==> trial 37 <==
==> flow/design.v <==
module shifter(in, shift, out);
  input [15:0] in;
  input [1:0] shift;
  output reg [15:0] out;
  always @(*) begin
    case(shift)
      2'b00: out = in;   
      2'b01: out = in << 1;   
      2'b10: out = in >> 1;   
      2'b11: out = {in[15], in[15:1]};   
      default: out = {16{1'bx}};    
    endcase
  end
endmodule
module ALU(ain, bin, alu_op, out, status);
  input [15:0] ain, bin;
  input [1:0] alu_op;
  output [15:0] out;
  output [2:0] status;
  ALU_result result(ain, bin, alu_op, out);  
  ALU_status result_status(ain, bin, out, status);  
endmodule
module ALU_result(ain, bin, alu_op, out);
  input [15:0] ain, bin;
  input [1:0] alu_op;
  output reg [15:0] out;
  always @(*) begin
    case(alu_op)
      2'b00: out = ain + bin;   
      2'b01: out = ain - bin;   
      2'b10: out = ain & bin;   
      2'b11: out = ~bin;        
      default: out = {16{1'bx}};   
    endcase
  end
endmodule
module ALU_status(ain, bin, alu_result, status);
  input [15:0] ain, bin, alu_result;
  output [2:0] status;
  assign status = {ain[15] & bin[15] & ~alu_result[15],   
                   alu_result[15],         
                   alu_result == 16'b0};   
endmodule
module Load_enabled_register(clk, load, in, out);
  parameter width = 16;  
  input clk, load;
  input [width-1:0] in;
  output [width-1:0] out; 
  reg [width-1:0] out;  
  wire[width-1:0] next_out = load ? in : out;
  always @(posedge clk) begin
    out <= next_out;   
  end
endmodule
module Decoder(in, out);
  parameter in_width = 3;
  parameter out_width = 8;
  input [in_width-1:0] in;
  output [out_width-1:0] out;
  wire [out_width-1:0] out = 1 << in; 
endmodule
module MUX_2in_binary(in1, in0, select, out);
  parameter width = 16;   
  input [width-1:0] in1, in0;
  input select;
  output reg [width-1:0] out;
  always @(*) begin
    case(select)
      1'b0: out = in0;
      1'b1: out = in1;
      default: out = {width{1'bx}};   
    endcase
  end
endmodule
module MUX_4in_binary(in3, in2, in1, in0, select, out);
  parameter width = 16;   
  input [width-1:0] in3, in2, in1, in0;
  input [1:0] select;
  output reg [width-1:0] out;
  always @(*) begin
    case(select)
      2'b00: out = in0;
      2'b01: out = in1;
      2'b10: out = in2;
      2'b11: out = in3;
      default: out = {width{1'bx}};   
    endcase
  end
endmodule
module MUX_8in(in7, in6, in5, in4, in3, in2, in1, in0, select, out);
  parameter width = 16;  
  input [width-1:0] in7, in6, in5, in4, in3, in2, in1, in0;
  input [7:0] select;
  output reg [width-1:0] out;
  always @(*) begin
    case(select)
      8'b00000001: out = in0;
      8'b00000010: out = in1;
      8'b00000100: out = in2;
      8'b00001000: out = in3;
      8'b00010000: out = in4;
      8'b00100000: out = in5;
      8'b01000000: out = in6;
      8'b10000000: out = in7;
      default: out = {width{1'bx}};  
    endcase
  end
endmodule
module Register_file(clk, data_in, write, writenum, readnum, data_out);
  input clk, write;   
  input [2:0] writenum, readnum;   
  input [15:0] data_in;  
  output [15:0] data_out;  
  wire [7:0] decoded_writenum;
  Decoder #(3, 8) decoder_write(writenum, decoded_writenum);
  wire [15:0] R0, R1, R2, R3, R4, R5, R6, R7; 
  Load_enabled_register #(16) R0_reg(clk, write & decoded_writenum[0], data_in, R0);
  Load_enabled_register #(16) R1_reg(clk, write & decoded_writenum[1], data_in, R1);
  Load_enabled_register #(16) R2_reg(clk, write & decoded_writenum[2], data_in, R2);
  Load_enabled_register #(16) R3_reg(clk, write & decoded_writenum[3], data_in, R3);
  Load_enabled_register #(16) R4_reg(clk, write & decoded_writenum[4], data_in, R4);
  Load_enabled_register #(16) R5_reg(clk, write & decoded_writenum[5], data_in, R5);
  Load_enabled_register #(16) R6_reg(clk, write & decoded_writenum[6], data_in, R6);
  Load_enabled_register #(16) R7_reg(clk, write & decoded_writenum[7], data_in, R7);
  wire [7:0] decoded_readnum;
  Decoder #(3, 8) decoder_read(readnum, decoded_readnum);
  MUX_8in #(16) output_multiplexer(R7, R6, R5, R4, R3, R2, R1, R0, decoded_readnum, data_out);
endmodule
module datapath(clk,  
                readnum, vsel, loada, loadb,   
                shift, asel, bsel, ALUop, loadc, loads, sximm5,  
                writenum, write, sximm8, mdata, PC,  
                status, datapath_out  
              );
   input clk, write, asel, bsel, loada, loadb, loadc, loads;
   input [2:0] readnum, writenum;
   input [1:0] ALUop, shift, vsel;
   input [15:0] mdata, sximm8, sximm5;
   input [7:0] PC;
   output [2:0] status;
   output [15:0] datapath_out;  
   wire [15:0] reg_data_in;   
   wire [15:0] reg_data_out;
   Register_file REGFILE(clk, reg_data_in, write, writenum, readnum, reg_data_out);
   wire [15:0] pipeline_reg_A_out, pipeline_reg_B_out;
   Load_enabled_register #(16) pipeline_reg_A(clk, loada, reg_data_out, pipeline_reg_A_out);
   Load_enabled_register #(16) pipeline_reg_B(clk, loadb, reg_data_out, pipeline_reg_B_out);
   wire [15:0] pipeline_reg_B_out_shifted;
   shifter shift_reg_B(pipeline_reg_B_out, shift, pipeline_reg_B_out_shifted);
   wire [15:0] source_operand_A_out, source_operand_B_out;
   MUX_2in_binary source_operand_A(16'b0, pipeline_reg_A_out, asel, source_operand_A_out);
   MUX_2in_binary source_operand_B(sximm5, pipeline_reg_B_out_shifted, bsel, source_operand_B_out);
   wire [15:0] alu_out;
   wire[2:0] alu_status;
   ALU alu_block(source_operand_A_out, source_operand_B_out, ALUop, alu_out, alu_status);
   Load_enabled_register #(3) status_register(clk, loads, alu_status, status);
   Load_enabled_register #(16) pipeline_reg_C(clk, loadc, alu_out, datapath_out);
   MUX_4in_binary writeback_mux(mdata, sximm8, {8'b0, PC}, datapath_out, vsel, reg_data_in);
endmodule
module vDFF(clk,D,Q);
  parameter n=1;
  input clk;
  input [n-1:0] D;
  output [n-1:0] Q;
  reg [n-1:0] Q;
  always @(posedge clk)
    Q <= D;
endmodule
module cpu(clk,reset,s,load,in,out,N,V,Z,w);
  input clk, reset, s, load;
  input [15:0] in;
  output [15:0] out;
  output N, V, Z, w;
  wire [15:0] inst_reg_out;
  Load_enabled_register #(16) instruction_register(clk, load, in, inst_reg_out);
  wire [2:0] nsel, opcode, readnum, writenum;
  wire [1:0] op, ALUop, shift;
  wire [15:0] sximm5, sximm8;
  Inst_dec instruction_decoder(inst_reg_out, nsel, opcode, op, ALUop, sximm5, sximm8, shift, readnum, writenum);
  wire [1:0] vsel;
  wire loada, loadb, asel, bsel, loadc, loads, write; 
  Controller datapath_controller(clk, s, reset, opcode, op, w, loada, loadb, loadc, loads, asel, bsel, vsel, nsel, write);
  datapath DP(.clk(clk),  
                .readnum(readnum), .vsel(vsel), .loada(loada), .loadb(loadb),   
                .shift(shift), .asel(asel), .bsel(bsel), .ALUop(ALUop), .loadc(loadc), .loads(loads), .sximm5(sximm5),  
                .writenum(writenum), .write(write), .sximm8(sximm8), .mdata(16'b0), .PC(8'b0),  
                .status({V, N, Z}), .datapath_out(out)  
              );
endmodule
module Inst_dec(inst_reg, nsel, opcode, op, ALUop, sximm5, sximm8, shift, readnum, writenum);
  input [15:0] inst_reg;
  input [2:0] nsel;
  output [2:0] opcode, readnum, writenum;
  output [1:0] op, ALUop, shift;
  output [15:0] sximm5, sximm8;
  assign opcode = inst_reg[15:13];
  assign op = inst_reg[12:11];
  assign ALUop = op;  
  assign sximm5 = { {11{inst_reg[4]}}, inst_reg[4:0] };   
  assign sximm8 = { {8{inst_reg[7]}}, inst_reg[7:0] };    
  assign shift = inst_reg[4:3];
  assign readnum = (nsel == 3'b001) ? inst_reg[10:8]   
                 : (nsel == 3'b010) ? inst_reg[7:5]    
                 : (nsel == 3'b100) ? inst_reg[2:0]    
                 : 3'bxxx;
  assign writenum = readnum;
endmodule
module Controller(clk, s, reset, opcode, op, w, loada, loadb, loadc, loads, asel, bsel, vsel, nsel, write);
  input clk, s, reset;
  input [2:0] opcode;
  input [1:0] op;
  output w, loada, loadb, loadc, loads, asel, bsel, write;
  output [2:0] nsel;
  output [1:0] vsel;
  wire [2:0] present_state, next_state;
  wire [2:0] next_state_reset = reset ? 3'b000 : next_state;
  reg [15:0] next;
  vDFF #(3) clk_state(clk, next_state_reset, present_state);
  always @(*) begin
    casex({s, opcode, op, present_state})
      {6'b0xxxxx, 3'b000}: next = {3'b000, 13'b1000000000000};   
      {6'b1xxxxx, 3'b000}: next = {3'b001, 13'b1000000000000};  
      {6'bx11010, 3'b001}: next = {3'b101, 13'b0};  
      {6'bx10101, 3'b001}, {6'bx101x0, 3'b001}: next = {3'b010, 13'b0};  
      {6'bx11000, 3'b001}, {6'bx10111, 3'b001}: next = {3'b011, 13'b0};  
      {6'bxxxxxx, 3'b010}: next = {3'b011, 13'b0100000000010};  
      {6'bxxxxxx, 3'b011}: next = {3'b100, 13'b0010000001000};  
      {6'bx11000, 3'b100}: next = {3'b101, 13'b0001010000000};  
      {6'bx10111, 3'b100}, {6'bx101x0, 3'b100}: next = {3'b101, 13'b0001000000000};  
      {6'bx10101, 3'b100}: next = {3'b000, 13'b0000100000000};  
      {6'bx11010, 3'b101}: next = {3'b000, 13'b0000000100011};  
      {6'bxxxxxx, 3'b101}: next = {3'b000, 13'b0000000000101};  
      default: next = {16{1'bx}};
   endcase
  end
  assign {next_state, w, loada, loadb, loadc, loads, asel, bsel, vsel, nsel, write} = next;
endmodule
==> flow/run.sh <==
#!/bin/bash
# the make line also repeats each setting of config.mk as NAME=value (left out here)
make -C /OpenROAD-flow-scripts/flow DESIGN_CONFIG=/design/flow/config.mk WORK_HOME=/design/flow/orfs CLKGATE_MAP_FILE= finish
==> flow/config.mk <==
export PLATFORM = sky130hd
export DESIGN_NAME = cpu
export DESIGN_NICKNAME = cpu
export VERILOG_FILES = /design/flow/design.v
export SDC_FILE = /design/flow/constraint.sdc
export NUM_CORES = 4
export LEC_CHECK = 0
export ABC_AREA = 1
export CAP_MARGIN = 20
export CELL_PAD_IN_SITES_GLOBAL_PLACEMENT = 0
export CORE_ASPECT_RATIO = 1.36
export CORE_MARGIN = 4
export CORE_UTILIZATION = 50
export CTS_CLUSTER_DIAMETER = 92
export CTS_CLUSTER_SIZE = 83
export MAX_ROUTING_LAYER = met4
export MIN_ROUTING_LAYER = met2
export PLACE_DENSITY_LB_ADDON = 0.26
export SETUP_SLACK_MARGIN = -0.34
export SLEW_MARGIN = 20
==> flow/constraint.sdc <==
create_clock -name core_clock -period 3.84 [get_ports {clk}]
set_input_delay 0.7680 -clock core_clock [delete_from_list [all_inputs] [get_ports {clk}]]
set_output_delay 0.7680 -clock core_clock [all_outputs]
set_load 0.01 [all_outputs]
==> inputs of trial 65, as changes to trial 37 <==
CELL_PAD_IN_SITES_GLOBAL_PLACEMENT = unset   (was 0)
CORE_ASPECT_RATIO = unset   (was 1.36)
CORE_MARGIN = 2   (was 4)
CORE_UTILIZATION = 70   (was 50)
CTS_CLUSTER_DIAMETER = 102   (was 92)
CTS_CLUSTER_SIZE = 14   (was 83)
MAX_ROUTING_LAYER = unset   (was met4)
MIN_ROUTING_LAYER = unset   (was met2)
PLACE_DENSITY_LB_ADDON = 0.14   (was 0.26)
SETUP_SLACK_MARGIN = 0.93   (was -0.34)
SLEW_MARGIN = 25   (was 20)
==> flow/constraint.sdc (replaced) <==
create_clock -name core_clock -period 3.18 [get_ports {clk}]
set_input_delay 0.6360 -clock core_clock [delete_from_list [all_inputs] [get_ports {clk}]]
set_output_delay 0.6360 -clock core_clock [all_outputs]
set_load 0.01 [all_outputs]
==> qor summary <==
                                                                trial 37              trial 65
Die Outline Area                                              22,500 µm²            15,400 µm²
Post-synthesis cell type with the largest combined area         edfxtp_1              edfxtp_1
Final weighted congestion in routability-driven placement           1.01                 0.939
Avg Inst Size Synth                                             9.72 µm²              9.72 µm²
Post-place instance area                                      11,000 µm²            11,800 µm²
Site row count                                                        60                    43
Syn Inst Count                                                     1,037                 1,037
Cell total in the yosys stat output                                1,037                 1,037
Count of buffers inserted at the top-level ports                      39                    39
Area fraction in full adders, half adders and majority gates       2.06%                 2.06%
Initial Util                                                       50.9%                 72.1%
Status                                  no timing/DRC/antenna violations        did not finish
Last stage reached                                                     -  clock tree synthesis
Main flop type                                                  edfxtp_1              edfxtp_1
Pre-CTS worst setup slack                                       0.185 ns             -0.365 ns
Combined area of all synthesized cells                        10,100 µm²            10,100 µm²
Area fraction in compound gates                                    6.69%                 6.69%
Die Wd                                                            130 µm                124 µm
Die Y-Extent                                                      174 µm                124 µm
Multiplexer share                                                     0%                    0%
Synth cell types                                                      47                    47
Number of warnings issued by yosys                                     9                     9
Post-Place Cells                                                   1,340                 1,345
Placeable core area                                           19,800 µm²            14,000 µm²
Post-detail-place hpwl                                         18,300 µm             20,900 µm
